run A:
Design ALU_ft, start of the top module:
module ALU_ft (
    input              clk,
    input              rst,
    input      [31:0]  A,
    input      [31:0]  B,
    input      [2:0]   ALUControl,
    output reg [31:0]  Result,
    output reg         Zero,
    output reg         Carry,
    output reg         OverFlow,
    output reg         Negative,
    output reg         fault_detected_out
);
    wire [31:0] alu_res;
    wire alu_z, alu_c, alu_v, alu_n;
    ALU u_alu (
        .A(A),
        .B(B),
        .ALUControl(ALUControl),
        .Result(alu_res),
        .Zero(alu_z),
        .Carry(alu_c),
        .OverFlow(alu_v),
        .Negative(alu_n)
    );
    reg [31:0] res_t1;
    reg [31:0] res_t2;
    localparam STAGE1 = 2'b00;
    localparam STAGE2 = 2'b01;
    localparam STAGE3 = 2'b10;
    reg [1:0] state;
    always @(posedge clk or negedge rst) begin
        if (!rst) begin
            state              <= STAGE1;
            fault_detected_out <= 1'b0;
  ...
Size: ~2000 cells after synthesis.
clock: 3.15 ns
lec_check: 0
abc_area: 1
cap_margin: 0
cell_pad_in_sites_global_placement: 0
core_aspect_ratio: 0.5
core_margin: 2
core_utilization: 54
cts_cluster_diameter: 257
cts_cluster_size: 89
gpl_timing_driven: 0
max_routing_layer: met4
place_density_lb_addon: 0.15
setup_slack_margin: -0.27
slew_margin: 30
tns_end_percent: 5
run.sh (not shown) runs the stock make flow with config.mk's settings and CLKGATE_MAP_FILE=.
Ran to the end and failed final checks on setup timing: run A.
Setup changes, run A to run B
Settings: changing CAP_MARGIN from 0 to 30; changing CORE_UTILIZATION from 54 to 48.
Findings:
- Run A and run B: no clean run
- To summarise run B: no stage aborted, but the layout did not pass its checks, failing on setup timing.
- Iteration-0 DRC count of the detailed router on run B is ahead of run A.
- Non-clock buffer count (run B vs. run A) decreases by more than 10%
- Diff run A and run B: met1 track utilization from global routing higher in run A
- Going from run A to run B, area after synthesis neither gained nor lost much, period utilization shows a reduction of 2.3 points.
- Setup slack of the most critical reg-to-reg path: run B > run A
- Changes observed in run B relative to run A: setup slack shows an increase of 71 ps; area of the die up 3000 µm².
[inputs] run C vs run B
Settings: clearing CELL_PAD_IN_SITES_GLOBAL_PLACEMENT, which used to be 0; clearing CTS_CLUSTER_SIZE, which used to be 89; clearing PLACE_DENSITY_LB_ADDON, which used to be 0.15; swapping 48 for 65 in CORE_UTILIZATION; clearing TNS_END_PERCENT, which used to be 5; clearing CTS_CLUSTER_DIAMETER, which used to be 257; clearing ABC_AREA, which used to be 1; clearing MAX_ROUTING_LAYER, which used to be met4; clearing GPL_TIMING_DRIVEN, which used to be 0; clearing SETUP_SLACK_MARGIN, which used to be -0.27; clearing CORE_ASPECT_RATIO, which used to be 0.5; swapping 3.15 for 4.7 in the clock period (ns, I/O delays scaled along).
==> comparison <==
Run B → run C: non-filler instance count after layout now smaller, cell leakage power now larger. Against run B, run C comes in 2 higher on number of antenna violations at the first check in global routing. The higher switching component of the power came out of run B. Compared with run B, run C shows a number of gates on the worst path with buffers counted that is 1 lower. Run C: global-route track usage on met3 is 18 points higher than what run B reported. Looking at dominant non-sequential cell family after synthesis, the simple AND/OR/NAND/NOR gates result is from run B; the AND-OR/OR-AND gates one comes from run C. From the logs: run C reached the end of the flow and failed the layout checks with setup timing. Summary of run C over run B: number of remaining DRC errors essentially unchanged; half-perimeter wire length after detailed placement now smaller; final-layout worst hold slack now larger. Between run C and run B, it is run C whose wire length per cell after detailed routing is higher, by about 32%.

---

The RTL this note starts from:
==> flow/design.v <==
module ALU(
    input [31:0] A, B,
    input [2:0] ALUControl,
    output Carry, OverFlow, Zero, Negative,
    output [31:0] Result
);
    wire [31:0] B_inv;
    wire [32:0] Sum_result;
    wire is_sub;
    assign is_sub = (ALUControl == 3'b001);
    assign B_inv = is_sub ? ~B : B;
    assign Sum_result = A + B_inv + is_sub;
    reg [31:0] Result_reg;
    reg Cout_reg, OverFlow_reg;
    always @(*) begin
        Result_reg = 32'h0;
        Cout_reg = 1'b0;
        OverFlow_reg = 1'b0;
        case (ALUControl)
            3'b000: begin  
                Result_reg = Sum_result[31:0];
                Cout_reg = Sum_result[32];
                OverFlow_reg = (A[31] == B[31]) && (Result_reg[31] != A[31]);
            end
            3'b001: begin  
                Result_reg = Sum_result[31:0];
                Cout_reg = Sum_result[32];
                OverFlow_reg = (A[31] != B[31]) && (Result_reg[31] != A[31]);
            end
            3'b010: Result_reg = A & B;    
            3'b011: Result_reg = A | B;    
            3'b100: Result_reg = A ^ B;    
            3'b101: Result_reg = ($signed(A) < $signed(B)) ? 32'b1 : 32'b0;  
            3'b110: Result_reg = A << B[4:0];  
            3'b111: Result_reg = A >> B[4:0];  
            default: Result_reg = 32'h0;
        endcase
    end
    assign Result   = Result_reg;
    assign Zero     = (Result_reg == 32'b0);
    assign Negative = Result_reg[31];
    assign Carry    = Cout_reg;
    assign OverFlow = OverFlow_reg;
endmodule
`timescale 1ns / 1ps
module ALU_ft (
    input              clk,
    input              rst,
    input      [31:0]  A,
    input      [31:0]  B,
    input      [2:0]   ALUControl,
    output reg [31:0]  Result,
    output reg         Zero,
    output reg         Carry,
    output reg         OverFlow,
    output reg         Negative,
    output reg         fault_detected_out
);
    wire [31:0] alu_res;
    wire alu_z, alu_c, alu_v, alu_n;
    ALU u_alu (
        .A(A),
        .B(B),
        .ALUControl(ALUControl),
        .Result(alu_res),
        .Zero(alu_z),
        .Carry(alu_c),
        .OverFlow(alu_v),
        .Negative(alu_n)
    );
    reg [31:0] res_t1;
    reg [31:0] res_t2;
    localparam STAGE1 = 2'b00;
    localparam STAGE2 = 2'b01;
    localparam STAGE3 = 2'b10;
    reg [1:0] state;
    always @(posedge clk or negedge rst) begin
        if (!rst) begin
            state              <= STAGE1;
            fault_detected_out <= 1'b0;
            res_t1             <= 32'b0;
            res_t2             <= 32'b0;
            Result             <= 32'b0;
            Zero               <= 1'b0;
            Carry              <= 1'b0;
            OverFlow           <= 1'b0;
            Negative           <= 1'b0;
        end
        else begin
            case (state)
                STAGE1: begin
                    res_t1 <= alu_res;           
                    fault_detected_out <= 1'b0;
                    state <= STAGE2;
                end
                STAGE2: begin
                    res_t2 <= alu_res;           
                    if (res_t2 == res_t1) begin
                        Result   <= alu_res;
                        Zero     <= alu_z;
                        Carry    <= alu_c;
                        OverFlow <= alu_v;
                        Negative <= alu_n;
                        state    <= STAGE1;
                    end
                    else begin
                        fault_detected_out <= 1'b1;
                        state <= STAGE3;
                    end
                end
                STAGE3: begin
                    Result   <= alu_res;
                    Zero     <= alu_z;
                    Carry    <= alu_c;
                    OverFlow <= alu_v;
                    Negative <= alu_n;
                    state <= STAGE1;
                end
            endcase
        end
    end
endmodule
clock: 5.18 ns
lec_check: 0
abc_area: 1
cap_margin: 30
cell_pad_in_sites_detail_placement: 1
cell_pad_in_sites_global_placement: 2
core_margin: 4
core_utilization: 48
cts_cluster_diameter: 126
cts_cluster_size: 36
gpl_routability_driven: 1
gpl_timing_driven: 0
hold_slack_margin: 0.18
max_routing_layer: met4
min_routing_layer: met2
place_density_lb_addon: 0.15
slew_margin: 30
tns_end_percent: 60
The starting point stopped in global placement without I/O (3_1_place_gp_skip_io), error FLW-0024.
Edit:
Settings changed: ABC_AREA 1 to unset, CELL_PAD_IN_SITES_DETAIL_PLACEMENT 1 to unset, CELL_PAD_IN_SITES_GLOBAL_PLACEMENT 2 to unset, CORE_MARGIN 4 to 2, CORE_UTILIZATION 48 to 70, CTS_CLUSTER_DIAMETER 126 to unset, CTS_CLUSTER_SIZE 36 to unset, GPL_ROUTABILITY_DRIVEN 1 to unset, GPL_TIMING_DRIVEN 0 to unset, HOLD_SLACK_MARGIN 0.18 to unset, MAX_ROUTING_LAYER met4 to unset, MIN_ROUTING_LAYER met2 to unset, PLACE_DENSITY_LB_ADDON 0.15 to unset, SETUP_SLACK_MARGIN set to 0.24, TNS_END_PERCENT 60 to unset.
Clock period 5.18 ns to 1.88 ns, I/O delays scaled along.
After rerunning: Now the flow never finished: it broke off in clock tree synthesis (4_1_cts) (DPL-0038). Die size fell by a quarter to a third. Synthesized area goes up by a few percent. Synthesized cell count came out lower by a quarter to a third.
Edit:
Settings changed: CORE_UTILIZATION 70 to 40, CTS_CLUSTER_DIAMETER set to 332, CTS_CLUSTER_SIZE set to 84, PLACE_DENSITY set to 0.41, SETUP_SLACK_MARGIN 0.24 to unset.
Clock period 1.88 ns to 6.0 ns, I/O delays scaled along.
What happened:
- The changed run finished with timing, DRC and antenna clean
- synthesized area does not change
- synthesized cell count stays the same
- die size grows by well over a third
Edit:
Settings changed: CTS_CLUSTER_DIAMETER 332 to unset, CTS_CLUSTER_SIZE 84 to unset, PLACE_DENSITY 0.41 to unset.
Clock period 6.0 ns to 5.66 ns, I/O delays scaled along.
After rerunning:
- The changed run produced a clean layout
- non-clock buffer count went up by 13
- setup slack degrades by 0.14 ns
- final cell count came out higher slightly
- routed wire length goes down by a few percent
- cell area grows slightly
- sequential power goes up by a few percent
Edit:
Settings changed: CORE_UTILIZATION 40 to 63, CTS_CLUSTER_DIAMETER set to 332, CTS_CLUSTER_SIZE set to 100.
Clock period 5.66 ns to 6.0 ns, I/O delays scaled along.
Outcome: The changed run finished clean. Power came out lower by a few percent. Die size came out lower by a quarter to a third. Cell area came out lower by a few percent. Setup slack degrades by 0.038 ns.

---

RTL: the design.v shown in full above, as it stands there.
clock: 3.22 ns
lec_check: 0
cap_margin: 30
core_margin: 2
core_utilization: 72
cts_cluster_diameter: 348
cts_cluster_size: 99
place_density: 0.77
setup_slack_margin: 0.96
slew_margin: 30
The first run failed in detailed placement (3_5_place_dp), error DPL-0033.
Then changed:
Settings changed: CORE_ASPECT_RATIO set to 0.5, SETUP_SLACK_MARGIN 0.96 to 0.94.
=> The new run died in detailed placement (3_5_place_dp). Area after synthesis is unchanged. Die size went up slightly. Synthesized cell count does not change.
Then changed:
Settings changed: CORE_ASPECT_RATIO 0.5 to unset, CORE_UTILIZATION 72 to 40, CTS_CLUSTER_DIAMETER 348 to unset, CTS_CLUSTER_SIZE 99 to unset, PLACE_DENSITY 0.77 to unset, SETUP_SLACK_MARGIN 0.94 to unset.
Clock period 3.22 ns to 6.0 ns, I/O delays scaled along.
Result:
- Now the flow completed without violations
- synthesized area does not change
- synthesized cell count does not change
- die area grows by 77%
Then changed:
Settings changed: CORE_UTILIZATION 40 to 25.
Clock period 6.0 ns to 5.66 ns, I/O delays scaled along.
The new run completed with no timing, DRC or antenna violations.
Clock skew falls by 0.010 ns.
Critical path depth stays the same.
Die area rises by well over a third.
Worst hold slack gains 0.017 ns.
Total power rises by a little under a tenth.
Final area rises by a few percent.
Power is estimated from default activity; no workload was simulated.
